## willow
==> flow/design.v (excerpt) <==
module alu16(CK, reset, start, instruction, inputR1, inputR2, outputR, busy, done);
	input [15:0] inputR1, inputR2;
	input [2:0] instruction;
	input CK, reset, start;
	output[15:0] outputR;
	output busy;
	output done;
	reg  [2:0]  op;
	reg  [15:0] out5, out6;
	reg         finL;
	wire [3:0]  busyL;
	wire [3:0]  finU;
	wire        go;
	wire  [15:0] out, out1, out2, out3, out4, and_o, or_o;
	assign go = start & ~busy;
	adder add(
		.in1(inputR1),
		.in2(inputR2),
		.go(go & (instruction == 3'b000)),
		.CK(CK),
		.reset(reset),
		.out(out),
		.busy(busyL[0]),
		.fin(finU[0])
	);
	complent com(
		.in(inputR1),
		.go(go & (instruction == 3'b001)),
		.CK(CK),
		.reset(reset),
		.out(out1),
		.busy(busyL[1]),
		.fin(finU[1])
	);
	muler mul(
		.in1(inputR1),
		.in2(inputR2),
		.go(go & (instruction == 3'b010)),
		.CK(CK),
		.reset(reset),
		.out(out2),
		.busy(busyL[2]),
		.fin(finU[2])
	);
	diver div(
		.in1(inputR1),
		.in2(inputR2),
		.go(go & ((instruction == 3'b011) | (instruction == 3'b100))),
		.CK(CK),
		.reset(reset),
		.reminder(out3),
		.quotient(out4),
		.busy(busyL[3]),
		.fin(finU[3])
	);
	and16 and1(inputR1, inputR2, and_o);
  ...
For scale: roughly 1900 cells after synthesis, ~270 flip-flops, ~19000 sq um of cells after synthesis.
clock: 6.24 ns
lec_check: 0
cap_margin: 20
core_margin: 2
core_utilization: 71
cts_cluster_size: 22
place_density: 0.65
slew_margin: 30
run.sh (not shown) runs the stock make flow with config.mk's settings and CLKGATE_MAP_FILE=.
FAIL willow @ global routing (5_1_grt): tool exited with error
> inputs changed (willow -> violet)
- CTS_CLUSTER_SIZE no longer set, was 22
- SLEW_MARGIN now 20, was 30
- CORE_UTILIZATION now 40, was 71
- PLACE_DENSITY no longer set, was 0.65
- the clock period (ns, I/O delays scaled along) now 7.5, was 6.24
Notes after the runs:
- violet reports a lower number of gates resized after cts than willow does.
- violet: flow completed, timing, DRC and antenna clean
- NOTE placement-stage cell area willow->violet decreased slightly
- STATUS half-perimeter wire length after detailed placement: violet loses against willow
- Floorplan check, violet vs willow: die outline larger in violet
Relative to violet, the following input files were edited for amber:
- setting CTS_CLUSTER_SIZE to 14 for the first time
- changing CORE_UTILIZATION from 40 to 70
- changing the clock period (ns, I/O delays scaled along) from 7.5 to 5.51
==> comparison <==
Seen in the log of amber: GRT-0116 during global routing (5_1_grt), after which the run never completed.
Both conditions hold for violet: the flow ran to the end and the final layout passed the timing, design-rule and antenna checks.
Delta (amber minus violet): die area went down; detailed placement HPWL higher; cell count after placement decreased by 127 relative to the old numbers; width of the die has decreased.
Changes observed in amber relative to violet: total CTS buffers moved down, number of placement rows went down, total cell area reported by yosys after synthesis saw little to no change, cell count after synthesis essentially unchanged.
Relative to violet, the last weighted congestion value of the routability-driven placer measured on amber has increased by a little under 10%.
Lower starting density of the core goes to violet over amber.
Comparing maximum level of the CTS H-tree for violet and amber, the smaller number came from amber.
### amber -> raven
- PLACE_DENSITY: unset -> 0.65
- CORE_UTILIZATION: 70 -> 72
- CTS_CLUSTER_SIZE: 14 -> 25
- the clock period (ns, I/O delays scaled along): 5.51 -> 6.12
==> comparison <==
Number of enable flip-flop cells of amber is on par with raven. Looking at amber and raven, the netlist area before placement is a wash. Diff raven..amber | share of synthesized cell area in and, or, nand and nor gates | unchanged. Delta(area of the die, raven - amber) < 0. FAIL for each of amber and raven. What ended raven was a tool error in global routing (5_1_grt); the run never finished. amber never completed, since it errored out during global routing (5_1_grt).
